== try-zinc ==
## PPU
module PPU (
    input clk,
    input rst,
    input i_en,
    input [32-1:0] data_in,
    input [11:0] scaling_factor,
    output logic[6:0] data_out,
    output logic valid,
    output logic [31:0] data_in_out
);
For scale: about 40 flip-flops, ~24,000 sq um of cells after synthesis.
export LEC_CHECK = 0
export ABC_AREA = 0
export CAP_MARGIN = 40
export CORE_MARGIN = 2
export CORE_UTILIZATION = 72
export GPL_ROUTABILITY_DRIVEN = 1
export MAX_ROUTING_LAYER = met4
export MIN_ROUTING_LAYER = met1
export PLACE_DENSITY = 0.65
export SLEW_MARGIN = 40
create_clock -name core_clock -period 110.0 [get_ports {clk}]
run.sh (not shown) runs the stock make flow with config.mk's settings and CLKGATE_MAP_FILE=.
The log for try-zinc ends in global routing with error GRT-0232, so the run never completed.
[inputs] try-quartz vs try-zinc
- clearing GPL_ROUTABILITY_DRIVEN, which used to be 1
- swapping 40 for 20 in CAP_MARGIN
- clearing MIN_ROUTING_LAYER, which used to be met1
- clearing PLACE_DENSITY, which used to be 0.65
- swapping 0 for 1 in ABC_AREA
- swapping 72 for 68 in CORE_UTILIZATION
- swapping 40 for 20 in SLEW_MARGIN
- putting CTS_CLUSTER_SIZE at 15 where nothing was set
- swapping 110.0 for 70.9 in the clock period (ns, I/O delays scaled along)
### Flow results
- try-quartz did not make it past detailed placement, where a tool error ended it.
- The net count of the mapped netlist number comes out higher for try-quartz vs try-zinc.
- Going from try-zinc to try-quartz, synthesized cell count grew by more than a quarter.
- Height of the die: try-quartz > try-zinc
- | cell area after technology mapping | try-quartz vs try-zinc | worse |
- | chip area estimate from yosys synthesis | try-quartz vs try-zinc | 4200 sq um higher |
- Routability congestion estimate from global placement in try-quartz is 0.017 below try-zinc.
- Per the comparison of try-quartz with try-zinc, standard-cell row count rose by 8; horizontal die dimension now sits higher.
## Diff of input files: try-amber against try-quartz
- a change of CORE_UTILIZATION from 68 to 57
- a deleted MAX_ROUTING_LAYER that had been met4
- a deleted CTS_CLUSTER_SIZE that had been 15
- an added TNS_END_PERCENT of 5
- a deleted ABC_AREA that had been 1
- a change of the clock period (ns, I/O delays scaled along) from 70.9 to 98.5
==> results <==
In the metrics for try-quartz and try-amber, the one carrying the lower synthesized area is try-amber. The main combinational cell family by area after synthesis comes out simple AND/OR/NAND/NOR gates in one run and AND-OR/OR-AND gates in the other, namely in try-quartz and try-amber respectively. Across both runs, area fraction in full adders, half adders and majority gates was higher for try-amber than for try-quartz. The synthesized instance count of try-amber falls short of that of try-quartz by 1,126. Die size: try-amber exceeds try-quartz. try-amber completed end to end; final checks failed (setup timing). From try-quartz to try-amber the numbers moved as follows: chip area estimate from yosys synthesis decreased by about 15% relative to the old numbers, area inside the core boundary increased by 280 sq um relative to the old numbers.
What try-indigo does differently from try-amber at the input level:
- CORE_UTILIZATION: 57 -> 63
- HOLD_SLACK_MARGIN: unset -> -0.08
- the clock period (ns, I/O delays scaled along): 98.5 -> 100.0
Notes after the runs:
try-indigo ran in full, but the layout does not pass; the checks complain about setup timing.
Final hold slack on try-indigo is ahead of try-amber.
try-amber → try-indigo: final area went down 810 sq um, length of the first detailed-routing pass in iterations went up 3, logic area went up 2.9%.
The die height of try-indigo falls short of that of try-amber by 4.8%.
Min first-iteration DRC count across try-indigo and try-amber: try-amber


Setup of P:
PPU again, from the RTL that the note above started with.
export LEC_CHECK = 0
export ABC_AREA = 1
export CAP_MARGIN = 20
export CORE_MARGIN = 2
export CORE_UTILIZATION = 62
export CTS_CLUSTER_DIAMETER = 168
export CTS_CLUSTER_SIZE = 99
export SLEW_MARGIN = 20
export TNS_END_PERCENT = 10
create_clock -name core_clock -period 59.1 [get_ports {clk}]
P got as far as clock tree synthesis (4_1_cts), where a tool error ended the run.
Inputs modified between P and Q:
# P
export LEC_CHECK = 0
export ABC_AREA = 1
export CAP_MARGIN = 20
export CORE_MARGIN = 2
export CORE_UTILIZATION = 62
export CTS_CLUSTER_DIAMETER = 168
export CTS_CLUSTER_SIZE = 99
export SLEW_MARGIN = 20
export TNS_END_PERCENT = 10
create_clock -name core_clock -period 59.1 [get_ports {clk}]
# Q
export LEC_CHECK = 0
export CAP_MARGIN = 20
export CORE_MARGIN = 2
export CORE_UTILIZATION = 8
export SLEW_MARGIN = 20
create_clock -name core_clock -period 150.0 [get_ports {clk}]
==> comparison <==
Both conditions hold for Q: the flow ran to the end and the final layout passed the timing, DRC and antenna checks.
On Q: cell total after placement is about 10% higher than what P gave.
Detailed placement HPWL (higher): P
Relative to P, number of standard cells reported by yosys has decreased by 1126 in Q.
Q — post-synthesis share of cell area spent on xor and xnor gates 1.5 points lower, P as reference
Of P and Q, the run reporting the lower number of cells produced by synthesis was Q.
Comparing P and Q, the lower mapped cell area was measured on Q.
Q: core utilization before placement is 55 points lower than what P reported.
Compared with P, in Q chip height shows an increase of 150%, final weighted congestion of routability-driven global placement decreased about 13%, die area picked up an extra 540%, chip area line of the yosys report lost about 15%.
Changes in R relative to Q:
# Q
export LEC_CHECK = 0
export CAP_MARGIN = 20
export CORE_MARGIN = 2
export CORE_UTILIZATION = 8
export SLEW_MARGIN = 20
create_clock -name core_clock -period 150.0 [get_ports {clk}]
# R
export LEC_CHECK = 0
export CAP_MARGIN = 20
export CORE_MARGIN = 2
export CORE_UTILIZATION = 63
export HOLD_SLACK_MARGIN = -0.08
export MAX_ROUTING_LAYER = met4
export SLEW_MARGIN = 20
create_clock -name core_clock -period 100.0 [get_ports {clk}]
Results
Re maximum buffer depth of the clock tree: no difference whatsoever between Q and R. Side by side, buffers inserted during post-CTS setup optimization turned out higher in R than in Q. R -> Q: post-synthesis average cell area delta 0, exact match. Async set-reset flop share out of synthesis: R vs Q, no meaningful difference. The log for R ends in global routing (5_1_grt) with error GRT-0232, so the run never completed. Summary of R over Q: core utilization at floorplan moved up; synthesized chip area reported by yosys comparable; total placed instance area fell by 5.0%; and-or/or-and share of the synthesized area essentially unchanged; top-level I/O count held steady. Changes observed in R relative to Q: number of placement rows fell by 65%, vertical die size fell by 64%.
Edits applied to the flow inputs when going from R to S:
# R
export LEC_CHECK = 0
export CAP_MARGIN = 20
export CORE_MARGIN = 2
export CORE_UTILIZATION = 63
export HOLD_SLACK_MARGIN = -0.08
export MAX_ROUTING_LAYER = met4
export SLEW_MARGIN = 20
create_clock -name core_clock -period 100.0 [get_ports {clk}]
# S
export LEC_CHECK = 0
export CAP_MARGIN = 20
export CORE_MARGIN = 2
export CORE_UTILIZATION = 65
export HOLD_SLACK_MARGIN = -0.09
export SLEW_MARGIN = 20
export TNS_END_PERCENT = 5
create_clock -name core_clock -period 101.0 [get_ports {clk}]
[summary]
- Complete run, failing final checks: S, reason negative setup slack.
- Post-cts resize count, S vs R: up by more than 10%
- Proportion of synthesized area in mux cells came out exactly the same in R and S.
- Relative to R, core area decreased by about 3% in S.
- Delta(buffer count from post-CTS setup fixing, S - R) < 0
- Area after synthesis: R vs S identical
- [compare] base=R new=S: sequential share of the synthesized area was more or less identical, floorplan-stage core utilization now larger, area of the chip went down 3.0%, die outline height now smaller.
Here is what was changed in the inputs of T compared with S.
# S
export LEC_CHECK = 0
export CAP_MARGIN = 20
export CORE_MARGIN = 2
export CORE_UTILIZATION = 65
export HOLD_SLACK_MARGIN = -0.09
export SLEW_MARGIN = 20
export TNS_END_PERCENT = 5
create_clock -name core_clock -period 101.0 [get_ports {clk}]
# T
export LEC_CHECK = 0
export CAP_MARGIN = 20
export CORE_MARGIN = 2
export CORE_UTILIZATION = 69
export SLEW_MARGIN = 20
create_clock -name core_clock -period 115.0 [get_ports {clk}]
[summary]
T finished every step from synthesis to the final layout, and the layout passed the timing, DRC and antenna checks. Die: T smaller than S. S → T: effective utilization at floorplan went up by 5.0 points. First-iteration DRC count shrinks slightly when moving from S to T. Compared with S, in T finished layout cell area now sits lower; count of vias placed by the detailed router lost 2094.
